==> v37: inputs <==
==> flow/design.v <==
`timescale 1ns / 1ps
module ram # 
    (parameter ADDR_WIDTH = 4, DATA_WIDTH = 32)
    (
        input                       clk,
        input                       write_enable,
        input   [ADDR_WIDTH-1:0]    addr,
        input   [DATA_WIDTH-1:0]    data_in,
        output  [DATA_WIDTH-1:0]    data_out
    );
    parameter numRegisters = 1 << (ADDR_WIDTH) ;
    reg [DATA_WIDTH-1:0] ram [numRegisters-1:0] ;
    integer i;
    always @(posedge clk) begin
        if (write_enable)
            ram[addr] <= data_in ;
    end
    assign data_out = ram[addr] ;
endmodule
`timescale 1ns / 1ps
module FIR_Periph #
(parameter C_S_AXI_ADDR_WIDTH = 8, C_S_AXI_DATA_WIDTH = 32, DATA_WIDTH =16, NUM_FILTERS=3, NUM_TAPS=15) (
    input clk,
    input calc,
    output reg calcDone,
    input channel,
    input [DATA_WIDTH-1:0] rawData,
    output reg [DATA_WIDTH-1:0] filterData,
    output reg enabled,
    input                               rd,
    input      [C_S_AXI_ADDR_WIDTH-1:0] rdAddr,
    output reg [C_S_AXI_DATA_WIDTH-1:0] rdData,
    input                               wr,
    input      [C_S_AXI_ADDR_WIDTH-1:0] wrAddr,
    input      [C_S_AXI_DATA_WIDTH-1:0] wrData,
    input reset_l
);
parameter ADDR_WIDTH = C_S_AXI_ADDR_WIDTH-$clog2(C_S_AXI_DATA_WIDTH/8);  
parameter BYTE_BITS = $clog2(C_S_AXI_DATA_WIDTH/8);
parameter TAP_ADDR_WIDTH = $clog2(NUM_TAPS);
parameter RESET = 0, IDLE = 1, CALC = 2 ;
reg [3:0] nextState, currentState;
reg [TAP_ADDR_WIDTH-1:0] hAddr, xAddr;
reg [DATA_WIDTH-1:0] hData, xData;
reg wrX[0:1];
reg [TAP_ADDR_WIDTH-1:0] currentIndex[0:1], currentIndex_D [0:1];
reg [TAP_ADDR_WIDTH-1:0]        xIndex, xIndex_D, hIndex, hIndex_D;
wire signed [DATA_WIDTH-1:0] x[1:0];
reg signed [DATA_WIDTH-1:0] MAC[0:NUM_FILTERS-1], MAC_D [0:NUM_FILTERS-1];
reg signed [2*DATA_WIDTH-1:0] MAC_D_temp [0:NUM_FILTERS-1], temp_output[0:NUM_FILTERS-1];
reg [DATA_WIDTH-1:0] y_D;
reg signed [DATA_WIDTH-1:0] atten[0:NUM_FILTERS-1], atten_D [0:NUM_FILTERS-1];
reg channel_D, channel_Q;
reg [C_S_AXI_DATA_WIDTH-1:0] status, status_D;
ram #(.ADDR_WIDTH(TAP_ADDR_WIDTH),.DATA_WIDTH(DATA_WIDTH)) ram_x0 (
    .clk(clk),
    .addr(xAddr),
    .write_enable(wrX[0]),
    .data_in(xData),
    .data_out(x[0])
);
ram #(.ADDR_WIDTH(TAP_ADDR_WIDTH),.DATA_WIDTH(DATA_WIDTH)) ram_x1 (
    .clk(clk),
    .addr(xAddr),
    .write_enable(wrX[1]),
    .data_in(xData),
    .data_out(x[1])
);
reg wrH [0:NUM_FILTERS-1];
wire signed [DATA_WIDTH-1:0] h  [0:NUM_FILTERS-1];
genvar j;
generate
    for(j=0; j<NUM_FILTERS; j=j+1) begin
        ram #(TAP_ADDR_WIDTH, DATA_WIDTH) ram_h
        (
            .clk(clk),
            .addr(hAddr),
            .write_enable(wrH[j]),
            .data_in(hData),
            .data_out(h[j])
        );
    end
endgenerate
integer i;
always @ * begin
    enabled = status[1];
    for(i=0; i<NUM_FILTERS; i=i+1) begin
        atten_D[i] = atten[i];
    end
    if ( wr & wrAddr[C_S_AXI_ADDR_WIDTH-1:BYTE_BITS]>=(NUM_FILTERS*NUM_TAPS) ) begin
        atten_D[wrAddr[C_S_AXI_ADDR_WIDTH-1:BYTE_BITS]-(NUM_FILTERS*NUM_TAPS)] = wrData;
    end
    rdData = 0;
    if(rd) begin
        rdData = status;
    end
    status_D = status;
    nextState = currentState;
    wrX[0] = 0;
    wrX[1] = 0;
    y_D = filterData;
    xIndex_D = xIndex;
    hIndex_D = hIndex;
    xAddr = 0;
    hAddr = 0;
    xData = 0;
    hData = 0;
    currentIndex_D[0] = currentIndex[0];
    currentIndex_D[1] = currentIndex[1];
    calcDone = 0;
    channel_D = channel_Q;
    for(i=0; i<NUM_FILTERS; i=i+1) begin
        wrH[i] = 0;
        MAC_D_temp[i] = 0;
        MAC_D[i] = MAC[i];
        temp_output[i] = 0;
    end
    case (currentState)
        IDLE: begin
            for(i=0; i<NUM_FILTERS; i=i+1) begin
                MAC_D[i] = 0;
            end
            if ( calc & enabled ) begin
                nextState = CALC;
                channel_D = channel;
                wrX[channel_D] = 1;
                xAddr = currentIndex[channel_D];
                xData = rawData;
                xIndex_D = currentIndex[channel_D];
                hIndex_D = 0;
            end
            else if ( wr & wrAddr[C_S_AXI_ADDR_WIDTH-1:BYTE_BITS]<(NUM_FILTERS*NUM_TAPS)) begin
                for(i=0; i<NUM_FILTERS; i=i+1) begin
                    if(wrAddr[C_S_AXI_ADDR_WIDTH-1:BYTE_BITS]>=i*NUM_TAPS && wrAddr[C_S_AXI_ADDR_WIDTH-1:BYTE_BITS]<(i+1)*NUM_TAPS) begin
                        wrH[i] = 1;
                        hAddr = wrAddr[ADDR_WIDTH+1:BYTE_BITS]-i*NUM_TAPS;
                        hData = wrData[DATA_WIDTH-1:0];
                    end
                end
            end
            if(wr & wrAddr[C_S_AXI_ADDR_WIDTH-1:BYTE_BITS]==(NUM_FILTERS*NUM_TAPS)+NUM_FILTERS) begin  
                status_D[1] = 1;
            end
        end
        CALC: begin
            hAddr = hIndex;
            xAddr = xIndex;
            for(i=0; i<NUM_FILTERS; i=i+1) begin
                MAC_D_temp[i] = (x[channel_Q]*h[i] + 32'sh4000);
                MAC_D[i] = MAC[i] + MAC_D_temp[i][2*DATA_WIDTH-2:DATA_WIDTH-1];
            end
            xIndex_D = xIndex - 1'b1;
            if(xIndex == 0) begin
                xIndex_D = NUM_TAPS - 1;
            end
            hIndex_D = hIndex + 1'b1;
            if (hIndex == NUM_TAPS - 1) begin
                nextState = IDLE;
                y_D = 0;
                for(i=0; i<NUM_FILTERS; i=i+1) begin
                    temp_output[i] = atten[i]*MAC_D[i] + 32'sh2000;
                    y_D = y_D + temp_output[i][2*DATA_WIDTH-3:DATA_WIDTH-2];
                end
                calcDone = 1;
                currentIndex_D[channel_Q] = currentIndex[channel_Q] + 1'b1;
                if(currentIndex[channel_Q] == NUM_TAPS - 1) begin
                    currentIndex_D[channel_Q] = 0;
                end
            end
        end
        RESET: begin
            xAddr = xIndex;
            wrX[0] = 1;
            wrX[1] = 1;
            xData = 0;
            xIndex_D = xIndex+1'b1;
            if(xIndex == NUM_TAPS - 1) begin
                status_D[0]=1;
                nextState = IDLE;
            end
        end
        default: begin
            nextState = IDLE;
        end
    endcase
end
always @(posedge clk) begin
    if(!reset_l) begin
        currentIndex[0] <= 0;
        currentIndex[1] <= 0;
        currentState <= RESET;
        filterData <= 0;
        xIndex <= 0;
        hIndex <= 0;
        for(i=0; i<NUM_FILTERS;i=i+1) begin
            atten[i] <= 0;
            MAC[i] <= 0;
        end
        channel_Q <= 0;
        status <= 0;
    end
    else begin
        currentState <= nextState;
        currentIndex[0] <= currentIndex_D[0];
        currentIndex[1] <= currentIndex_D[1];
        xIndex <= xIndex_D;
        hIndex <= hIndex_D;
        for(i=0; i<NUM_FILTERS; i=i+1) begin
            MAC[i] <= MAC_D[i];
            atten[i] <= atten_D[i];
        end
        filterData <= y_D;
        channel_Q <= channel_D;
        status <= status_D;
    end
end
endmodule
==> flow/run.sh <==
#!/bin/bash
# the make line also repeats each setting of config.mk as NAME=value (left out here)
make -C /OpenROAD-flow-scripts/flow DESIGN_CONFIG=/design/flow/config.mk WORK_HOME=/design/flow/orfs CLKGATE_MAP_FILE= finish
==> flow/config.mk <==
export PLATFORM = sky130hd
export DESIGN_NAME = FIR_Periph
export DESIGN_NICKNAME = FIR_Periph
export VERILOG_FILES = /design/flow/design.v
export SDC_FILE = /design/flow/constraint.sdc
export NUM_CORES = 4
export LEC_CHECK = 0
export ABC_AREA = 1
export CAP_MARGIN = 10
export CORE_MARGIN = 2
export CORE_UTILIZATION = 72
export CTS_CLUSTER_DIAMETER = 221
export CTS_CLUSTER_SIZE = 73
export PLACE_DENSITY = 0.6
export SETUP_SLACK_MARGIN = 2.67
export SLEW_MARGIN = 20
==> flow/constraint.sdc <==
create_clock -name core_clock -period 19.6 [get_ports {clk}]
set_input_delay 3.9200 -clock core_clock [delete_from_list [all_inputs] [get_ports {clk}]]
set_output_delay 3.9200 -clock core_clock [all_outputs]
set_load 0.01 [all_outputs]
==> v15 (differences from v37) <==
==> flow/config.mk (replaced) <==
export PLATFORM = sky130hd
export DESIGN_NAME = FIR_Periph
export DESIGN_NICKNAME = FIR_Periph
export VERILOG_FILES = /design/flow/design.v
export SDC_FILE = /design/flow/constraint.sdc
export NUM_CORES = 4
export LEC_CHECK = 0
export ABC_AREA = 1
export CAP_MARGIN = 20
export CELL_PAD_IN_SITES_GLOBAL_PLACEMENT = 1
export CORE_MARGIN = 8
export CORE_UTILIZATION = 45
export CTS_CLUSTER_DIAMETER = 26
export GPL_TIMING_DRIVEN = 0
export MAX_ROUTING_LAYER = met4
export MIN_ROUTING_LAYER = met1
export PLACE_DENSITY_LB_ADDON = 0.09
export SETUP_SLACK_MARGIN = -1.12
export SLEW_MARGIN = 35
export TNS_END_PERCENT = 70
==> flow/constraint.sdc (replaced) <==
create_clock -name core_clock -period 24.0 [get_ports {clk}]
set_input_delay 4.8000 -clock core_clock [delete_from_list [all_inputs] [get_ports {clk}]]
set_output_delay 4.8000 -clock core_clock [all_outputs]
set_load 0.01 [all_outputs]
==> v39 (differences from v37) <==
--- a/flow/config.mk
+++ b/flow/config.mk
@@ -8,9 +8,8 @@
 export ABC_AREA = 1
-export CAP_MARGIN = 10
+export CAP_MARGIN = 20
 export CORE_MARGIN = 2
-export CORE_UTILIZATION = 72
-export CTS_CLUSTER_DIAMETER = 221
-export CTS_CLUSTER_SIZE = 73
+export CORE_UTILIZATION = 67
+export MAX_ROUTING_LAYER = met4
 export PLACE_DENSITY = 0.6
-export SETUP_SLACK_MARGIN = 2.67
 export SLEW_MARGIN = 20
+export TNS_END_PERCENT = 5
==> flow/constraint.sdc (replaced) <==
create_clock -name core_clock -period 19.1 [get_ports {clk}]
set_input_delay 3.8200 -clock core_clock [delete_from_list [all_inputs] [get_ports {clk}]]
set_output_delay 3.8200 -clock core_clock [all_outputs]
set_load 0.01 [all_outputs]
==> results.yml <==
# generated from flow reports
die:
  die_h_um: 516
  core_area_sq_mm: 0.248
  fp-row-count: 183
clocking:
  clock_path_buffers: 4
run_status:
  status: "complete, but fails checks"
  failed_checks: "setup timing"
placed_design:
  placed_area_sq_mm: 0.121
  port_buffers: 61
  place_inst: 14697
final_timing:
  setup_slack_ns: -0.145
  setup_viol: 1
Source of the figures above: v15

==> results.yml <==
# physical design summary
placed_design:
  port_buffers: 63
  post-place-ws_ns: -2.79
  place_inst: 14190
die:
  fp-row-count: 144
  fp_util: 0.727
  core_area_sq_mm: 0.155
  die_h_um: 399
run_status:
  stop_stage: "global routing"
  status: "did not finish"
clocking:
  clock_path_buffers: 3
  cts_sinks: 1414
  post_cts.repair.setup_buffers: 181
Source of the figures above: v37

==> results.yml <==
# generated from flow reports
run_status:
  status: "complete, but fails checks"
  failed_checks: "setup timing"
final_timing:
  setup_slack_ns: -1.55
  setup_viol: 12
die:
  die_h_um: 414
  fp-row-count: 150
  core_area_sq_mm: 0.167
placed_design:
  port_buffers: 63
  place_inst: 14393
  placed_area_sq_mm: 0.127
clocking:
  clock_path_buffers: 3
hold_path:
  holdPathStages: 1
Source of the figures above: v39

